Setup of red:
==> flow/design.v (excerpt) <==
module my_chip (
    input logic [11:0] io_in,  
    output logic [11:0] io_out,  
    input logic clock,
    input logic reset  
);
Size in the first run: roughly 10000 µm² of cells after synthesis.
Settings: LEC_CHECK=0, ABC_AREA=1, CAP_MARGIN=20, CORE_MARGIN=2, CORE_UTILIZATION=67, CTS_CLUSTER_DIAMETER=355, CTS_CLUSTER_SIZE=96, PLACE_DENSITY=0.42, SLEW_MARGIN=20; clock period 7.43 ns.
run.sh (not shown) runs the stock make flow with config.mk's settings and CLKGATE_MAP_FILE=.
red completed end to end with timing, DRC and antenna clean.
> inputs changed (red -> blue)
Settings: PLACE_DENSITY removed (was 0.42); CTS_CLUSTER_DIAMETER removed (was 355); the clock period (ns, I/O delays scaled along) changed from 7.43 to 15.3.
- Going from red to blue, global-route usage over all layers grows by 0.21 points.
- Looking at met1 track demand over resource, blue sits 0.41 points above red.
- For hold slack, red and blue come out practically identical.
- Share of total power in the clock network was higher in the run labelled blue.
- red leaves less setup margin than blue.
- blue and red ended up with nearly the same proportion of power drawn by combinational gates.
- Between red and blue, sequential power decreased.
- The via count reported for blue is higher than the one for red.
- Global-route wire length before repair of blue exceeds that of red slightly.
- Total power: blue below red
For green, these inputs were changed with respect to blue:
Settings: clearing CTS_CLUSTER_SIZE, which used to be 96; swapping 67 for 69 in CORE_UTILIZATION; clearing ABC_AREA, which used to be 1; swapping 15.3 for 4.42 in the clock period (ns, I/O delays scaled along).
Findings:
~same clock slew seen by the registers of the worst setup and hold paths in green and blue. In green, global-route total usage across every layer is lower than in blue. Post-synthesis cell count was lower in the run labelled green.
--- input diff green..orange ---
Settings: setting ABC_AREA to 1 for the first time; setting CORE_ASPECT_RATIO to 1.33 for the first time; changing CORE_UTILIZATION from 69 to 72; changing the clock period (ns, I/O delays scaled along) from 4.42 to 2.45.
Notes after the runs:
Setup slack: orange less than green. Of green and orange, the higher quantity of gates resized following cts belongs to orange. Looking at chip area, orange sits 2.9% higher than green does. Cell count in the Yosys report of orange exceeds that of green by more than a quarter. Starting density of the core, green and orange: larger value in orange. What orange reported for total power has to be multiplied by 0.53 to get the figure for green. Run comparison: orange critical path startpoint chipInterface_inst.inst_OTP_generator.lfsr[2]$_DFFE_PP1P_; green critical path startpoint chipInterface_inst.inst_OTP_generator.lfsr[3]$_DFFE_PP1P_. The flow for orange finished, though final verification flagged negative setup slack. orange vs green — cell area reported after detailed placement climbed by more than 10%. Post-route standard cell area excluding fillers on orange is up relative to green. orange vs green, area fraction in mux cells went down by 0.64 points.
diff inputs: orange => purple
Settings: CTS_CLUSTER_DIAMETER now 397, previously not set; CTS_CLUSTER_SIZE now 97, previously not set; CAP_MARGIN now 40, was 20; CORE_ASPECT_RATIO now 0.5, was 1.33; SETUP_SLACK_MARGIN now 0.15, previously not set.
- | area overhead of the layout relative to synthesis | purple vs orange | ≈ equal |
- The flow completed for purple, but it is not clean: the layout still shows negative setup slack.
- Relative to orange, purple improves worst setup margin.
- Between orange and purple, the difference in worst hold slack is negligible.
- purple ends up with lower worst slew slack as a fraction of its limit than orange does.
- Total non-filler cell area in the finished layout delta (orange -> purple): insignificant
- Between orange and purple, the clock skew figures differ only marginally.
- purple against orange: number of ordinary and repair buffers in the finished layout shows an increase of 1, utilization rose by 2.0 points.

* * *

Starting RTL as in the previous note.
// my_chip
module my_chip (
    input logic [11:0] io_in,  
    output logic [11:0] io_out,  
    input logic clock,
    input logic reset  
);
    ChipInterface #(.FRE(25000)) chipInterface_inst(
        .clock(clock),
        .confirm(io_in[0]),
        .clear(io_in[1]),
        .algorithm_select_mode(io_in[2]),
        .reset(reset),
        .enter0(io_in[3]), 
        .enter1(io_in[4]),
        .led(io_out[5:0])
    );
    assign io_out[11:6] = 6'b0;
endmodule
export LEC_CHECK = 0
export ABC_AREA = 0
export CAP_MARGIN = 20
export CELL_PAD_IN_SITES_DETAIL_PLACEMENT = 0
export CORE_ASPECT_RATIO = 0.91
export CORE_MARGIN = 2
export CORE_UTILIZATION = 50
export MAX_ROUTING_LAYER = met4
export PLACE_DENSITY = 0.51
export SETUP_SLACK_MARGIN = 1.28
export SLEW_MARGIN = 20
export TNS_END_PERCENT = 45
create_clock -name core_clock -period 4.59 [get_ports {clock}]
Change:
- ABC_AREA: 0 -> 1
- CORE_ASPECT_RATIO: 0.91 -> default
- CORE_UTILIZATION: 50 -> 72
- CTS_CLUSTER_SIZE: default -> 50
- PLACE_DENSITY: 0.51 -> default
- PLACE_DENSITY_LB_ADDON: default -> 0.21
- SETUP_SLACK_MARGIN: 1.28 -> default
- clock period: 4.59 -> 2.5 ns (I/O delays scaled with it)
This time the run completed, yet does not pass: setup timing.
Worst hold slack improves by 0.0079 ns.
Design area rises by roughly a tenth.
Routed wire length rises by a quarter to a third.
Synthesized area rises by a little under a tenth.
Combinational power rises by well over a third.
Cell count rises by a quarter to a third.
Critical path depth rises by 3.
Global-route usage rises by 16 points.
Fmax rises by a little under a tenth.
Change:
- ABC_AREA: 1 -> 0
- CORE_UTILIZATION: 72 -> 53
- CTS_CLUSTER_SIZE: 50 -> default
- PLACE_DENSITY_LB_ADDON: 0.21 -> 0.03
- SETUP_SLACK_MARGIN: default -> -0.13
- clock period: 2.5 -> 4.73 ns (I/O delays scaled with it)
This time the run passed the timing, DRC and antenna checks.
Die size increases by 26%.
Wire length decreases by about 22%.
Maximum frequency decreases by 10%.
Count of clock-buffer cells in the layout increases by 2.
Utilization decreases by 24 points.
Change:
- CORE_UTILIZATION: 53 -> 48
- GPL_TIMING_DRIVEN: default -> 0
- HOLD_SLACK_MARGIN: default -> 0.18
- MIN_ROUTING_LAYER: default -> met2
- SETUP_SLACK_MARGIN: -0.13 -> default
- TNS_END_PERCENT: 45 -> 95
- clock period: 4.73 -> 3.09 ns (I/O delays scaled with it)
This time the run finished but fails on setup timing.
Die area grows by about 10%.
Global-route usage rose by 14 points.
Final cell count went up by 7.6%.
Clock skew climbs by 0.0052 ns.
Sequential power climbs by 53%.
Total power came out higher by 56%.
Via count rises by about 50%.
Worst setup slack is worse by 1.6 ns.
Fmax grows by about 1.2%.
Change:
- ABC_AREA: 0 -> default
- CELL_PAD_IN_SITES_DETAIL_PLACEMENT: 0 -> default
- CORE_UTILIZATION: 48 -> 40
- CTS_CLUSTER_SIZE: default -> 13
- GPL_TIMING_DRIVEN: 0 -> default
- HOLD_SLACK_MARGIN: 0.18 -> default
- MIN_ROUTING_LAYER: met2 -> default
- PLACE_DENSITY_LB_ADDON: 0.03 -> default
- TNS_END_PERCENT: 95 -> default
- clock period: 3.09 -> 10.0 ns (I/O delays scaled with it)
Outcome: With this change the flow ran to the end with no violations; area after synthesis stays the same; cell area falls by a few percent; power falls by well over a third; hold slack is better by 0.0033 ns; cell count falls slightly; first-iteration DRC count falls by well over a third; worst setup slack is better by 6.4 ns.
Change:
- ABC_AREA: default -> 1
- CORE_ASPECT_RATIO: default -> 1.89
- CORE_UTILIZATION: 40 -> 58
- CTS_CLUSTER_DIAMETER: default -> 354
- CTS_CLUSTER_SIZE: 13 -> 99
- MAX_ROUTING_LAYER: met4 -> default
- SLEW_MARGIN: 20 -> 35
- TNS_END_PERCENT: default -> 35
Final cell count increases by 16%; flip-flop count does not change; via count goes up by 23%; combinational power is lower by about 5%.

* * *

job 2305:
Starting RTL as in the previous note.
clock: 3.21 ns
lec_check: 0
abc_area: 1
cap_margin: 20
core_margin: 2
core_utilization: 70
cts_cluster_size: 40
slew_margin: 20
Every stage of job 2305 finished as expected; the final checks, on the other hand, flagged negative setup slack, which means the layout fails.
The following lists how job 4916 was set up differently from job 2305:
Settings: CTS_CLUSTER_SIZE: 40 -> unset; CORE_UTILIZATION: 70 -> 40; ABC_AREA: 1 -> unset; the clock period (ns, I/O delays scaled along): 3.21 -> 4.42.
## What came out
[compare] base=job 2305 new=job 4916: final-stage net count shows a reduction of 24%, critical path depth -4, count of fill cells added during filler insertion rose by 1272.
Of the two values seen for power group with the largest share, registers was produced by job 4916 and clock by job 2305.
As of job 4916, filler-free cell count of the finished design had fallen by more than 10% compared to job 2305.
Both conditions hold for job 4916: the flow ran to the end and the final layout passed the timing, DRC and antenna checks.
Setup changes, job 4916 to job 3221
Settings: CORE_UTILIZATION now 72, was 40; the clock period (ns, I/O delays scaled along) now 4.25, was 4.42.
Cell total after placement down 141 in job 3221 wrt job 4916. Between job 3221 and job 4916, it is job 3221 whose design area is lower, by 1.6%. Global-route usage: lower on job 4916. Total power: job 3221 above job 4916. [compare] base=job 4916 new=job 3221: final standard cell utilization of the core has increased; depth of the critical timing path with buffers and inverters included climbed 1; first-pass GRT wire length went up by 1600 µm. Job 3221 — actual slew at the worst max-slew pin 0.067 ns lower, job 4916 as reference. In the tables for job 3221 and job 4916, maximum achievable frequency reads higher with job 4916. As of job 3221, final weighted congestion in routability-driven placement had risen by more than 10% compared to job 4916.
Inputs modified between job 3221 and job 1350:
Settings: setting CTS_CLUSTER_SIZE to 68 for the first time; setting ABC_AREA to 1 for the first time; setting CTS_CLUSTER_DIAMETER to 227 for the first time; changing the clock period (ns, I/O delays scaled along) from 4.25 to 2.55.
Findings:
Ran to the end and failed final checks on negative setup slack: job 1350. Job 1350 vs job 3221 — synthesized cell area climbed by a little under 10%. Per the comparison of job 1350 with job 3221, horizontal die dimension +3.5%, power dissipated in combinational cells has increased, final worst-path setup slack shrank by 1.30 ns. Across both runs, via-per-instance ratio was lower for job 1350 than for job 3221. Compared with job 3221, in job 1350 met2 layer usage reported by global route saw an increase; sequential cell area in the final layout held.
Modified inputs, job 1834 compared to job 1350
Settings: CTS_CLUSTER_SIZE no longer set, was 68; CORE_UTILIZATION now 18, was 72; CTS_CLUSTER_DIAMETER no longer set, was 227; ABC_AREA no longer set, was 1; the clock period (ns, I/O delays scaled along) now 15.3, was 2.55.
Findings:
As of job 1834, area of the multi-input gates had fallen by a little under 10% compared to job 1350.
Delta (job 1834 minus job 1350): minimum clock period after layout went up 1.11 ns; share of power burned in combinational logic has increased; count of clock-buffer cells in the layout now larger; power now sits lower.
Job 1834 completed; timing, DRC and antenna clean
Summary of job 1834 over job 1350: standard-cell row count now larger, detailed-route via count now smaller.
Power is estimated from default activity; no workload was simulated.
